==> job 2531: inputs <==
==> flow/design.v <==
module mac #(
	parameter N = 16,  
	parameter Q = 12  
	)(
	input logic clk, sclr, ce,
	input logic [N-1:0] a_i, b_i, 
	input logic [N*2-1:0] c_i,
	output logic [N*2-1:0] r_o
	);
	always_ff @(posedge clk or posedge sclr) begin
		if (sclr) r_o <= 'd0;
		else if (ce) begin
				r_o <= (a_i * b_i + c_i);  
			end
	end
endmodule
module variable_shift_register #(parameter WIDTH = 8, parameter SIZE = 3)(
	input logic clk, rst, ce,
	input logic [WIDTH-1:0] data_i,
	output logic [WIDTH-1:0] data_o
	);
	logic [WIDTH-1:0] sh_r [SIZE-1:0];  
	generate 
	genvar i;
	for (i = 0; i < SIZE; i = i + 1) begin : for_loop
		always_ff @(posedge clk or posedge rst) begin
			if (rst) sh_r[i] <= 'd0; 
			else begin
				if (ce) begin
					if (i == 'd0) sh_r[i] <= data_i;
					else sh_r[i] <= sh_r[i - 1];
				end
			end
		end
	end : for_loop
	endgenerate
	assign data_o = sh_r[SIZE - 1];
endmodule
`timescale 1ns / 1ps
module convolver #(
	parameter n = 8'h0a,	 
	parameter k = 8'h03,  
	parameter s = 1,  
	parameter BL = 16,  
	parameter Q = 12  
	)(
	input logic clk,
	input logic rst,
	input logic ce,
	input logic [BL-1:0] activation,
	input logic [(k*k)*BL-1:0] weight1,
	output logic [31:0] conv_op,
	output logic valid_conv,
	output logic end_conv
	);
	logic [31:0] count1;  
	logic [31:0] count2;  
	logic [31:0] count3;  
	logic [31:0] row_count;  
	logic en1, en2, en3;  
	logic [BL-1:0] weight [0:k*k-1];
	generate
		genvar j;
		for (j = 0; j < k*k; j = j + 1) begin : for_loop
			assign weight[j][BL-1:0] = weight1[BL*j +: BL];
		end : for_loop
	endgenerate
	logic [BL*2-1:0] tmp [k*k+1:0];
	assign tmp[0] = 32'h00000000;
	generate
	genvar i;
	for (i = 0; i < k*k; i = i + 1) begin : for_loop1
		if ((i+1) % k == 0) begin 					 
			if (i == k*k - 1) begin 				 
				mac #(.N(BL), .Q(Q)) MAC0(
					.clk(clk),
					.sclr(rst),
					.ce(ce),
					.a_i(activation),
					.b_i(weight[i]),
					.c_i(tmp[i]),
					.r_o(conv_op)
				);
			end
			else begin
				logic [BL*2-1:0] tmp2;
				mac #(.N(BL), .Q(Q)) MAC1(
					.clk(clk),
					.sclr(rst),
					.ce(ce),
					.a_i(activation),
					.b_i(weight[i]),
					.c_i(tmp[i]),
					.r_o(tmp2)
				);
				variable_shift_register #(.WIDTH(BL*2), .SIZE(n-k)) SR(
					.clk(clk),
					.rst(rst),
					.ce(ce),
					.data_i(tmp2),
					.data_o(tmp[i+1])
					);
			end
		end
		else begin
			mac #(.N(BL), .Q(Q)) MAC2(
					.clk(clk),
					.sclr(rst),
					.ce(ce),
					.a_i(activation),
					.b_i(weight[i]),
					.c_i(tmp[i]),
					.r_o(tmp[i+1])
				);
		end
	end : for_loop1
	endgenerate
	always_ff @(posedge clk) begin
		if (rst) begin
			count1 <= 0;
			count2 <= 0;
			count3 <= 0;
			row_count <= 0;
			en1 <= 0;
			en2 <= 1;
			en3 <= 0;
		end
		else if (ce) begin
		if (ce) begin
			if (count1 == (k-1)*n + k - 1) begin  
				count1 <= count1 + 1'b1;
				en1 <= 1'b1;
			end
			else count1 <= count1 + 1'b1;
		end
		if (en1 && en2) begin
			if (count2 == n - k) begin
				count2 <= 0;
				en2 <= 0;
				row_count <= row_count + 1'b1;
			end
			else count2 <= count2 + 1'b1;
		end
		if(~en2) begin
			if(count3 == k-2) begin
				count3<=0;
				en2 <= 1'b1;
			end
		else
			count3 <= count3 + 1'b1;
		end
		if((((count2 + 1) % s == 0) && (row_count % s == 0))
			||(count3 == k-2)&&(row_count % s == 0)
			||(count1 == (k-1)*n+k-1))
		begin                                                                                                                        
			en3 <= 1;                                                                                                                             
		end
		else 
			en3 <= 0;
		end
	end
	assign end_conv = (count1>= n*n+2) ? 1'b1 : 1'b0;
	assign valid_conv = (en1&&en2&&en3);
endmodule
==> flow/run.sh <==
#!/bin/bash
# the make line also repeats each setting of config.mk as NAME=value (left out here)
make -C /OpenROAD-flow-scripts/flow DESIGN_CONFIG=/design/flow/config.mk WORK_HOME=/design/flow/orfs CLKGATE_MAP_FILE= finish
==> flow/config.mk <==
export PLATFORM = sky130hd
export DESIGN_NAME = convolver
export DESIGN_NICKNAME = convolver
export VERILOG_FILES = /design/flow/design.v
export SDC_FILE = /design/flow/constraint.sdc
export NUM_CORES = 4
export LEC_CHECK = 0
export CAP_MARGIN = 20
export CORE_MARGIN = 2
export CORE_UTILIZATION = 70
export SETUP_SLACK_MARGIN = 1.45
export SLEW_MARGIN = 20
==> flow/constraint.sdc <==
create_clock -name core_clock -period 4.89 [get_ports {clk}]
set_input_delay 0.9780 -clock core_clock [delete_from_list [all_inputs] [get_ports {clk}]]
set_output_delay 0.9780 -clock core_clock [all_outputs]
set_load 0.01 [all_outputs]
==> job 3792 (differences from job 2531) <==
Settings changed: CORE_MARGIN 2 to 4, CORE_UTILIZATION 70 to 57, CTS_CLUSTER_DIAMETER set to 398, GPL_ROUTABILITY_DRIVEN set to 0, SETUP_SLACK_MARGIN 1.45 to 0.26.
==> flow/constraint.sdc (replaced) <==
create_clock -name core_clock -period 7.26 [get_ports {clk}]
set_input_delay 1.4520 -clock core_clock [delete_from_list [all_inputs] [get_ports {clk}]]
set_output_delay 1.4520 -clock core_clock [all_outputs]
set_load 0.01 [all_outputs]
==> run summary <==
Latest figures from synthesis and place and route.

Per the detailed placement report, the placed cell area equals 130,400 sq um. The largest clock skew in the final design is 0.1032 ns. The worst register-to-register path has a depth of 19. In this run the layout check failures are negative setup slack. Per the timing report, the achievable frequency comes out to 140.9 MHz. Dividing the final minimum period by the clock period gives 145.1%. The total die size is 167,900 sq um.

The number of failing setup endpoints in the final timing report is 221. In the post-route analysis, the smallest setup slack over all paths is -2.208 ns. In the global route stage, overall resource usage came out at 43.89%. The flow ran to the end, but the layout failed its checks.
Source of the figures above: job 2531

==> run summary <==
Latest figures from synthesis and place and route.

The number of cells on the critical path is 22. The largest clock skew in the final design is 0.09484 ns. The number of buffers inserted to repair setup after CTS is 18. The depth of the most critical reg-to-reg path is 21. Global routing used 30.89% of the available tracks across all layers. The flow ran to the end and the layout has no timing, DRC or antenna violations. Per the detail_route log, the uppermost layer with routed signals is met5. By area the synthesized netlist is led by sky130_fd_sc_hd__fa_1 35%, sky130_fd_sc_hd__dfrtp_1 16%, sky130_fd_sc_hd__ha_1 9.8%. Summing every instance area after synthesis gives 115,200 sq um. After global routing the overflow that remains totals 0. Among cell families on the critical path, the largest total delay comes from adder cells. The share of the yosys chip area belonging to registers is 17.70%. The number of failing setup endpoints in the final timing report is 0. Per the CTS log, the maximum H-tree level is 3. The fraction of the cycle the final worst path needs is 95.57%. The slack of the critical path is 0.3216 ns. The standard cell area after detailed placement is 129,400 sq um. The final layout report lists a filler cell count of 16,220.
Source of the figures above: job 3792

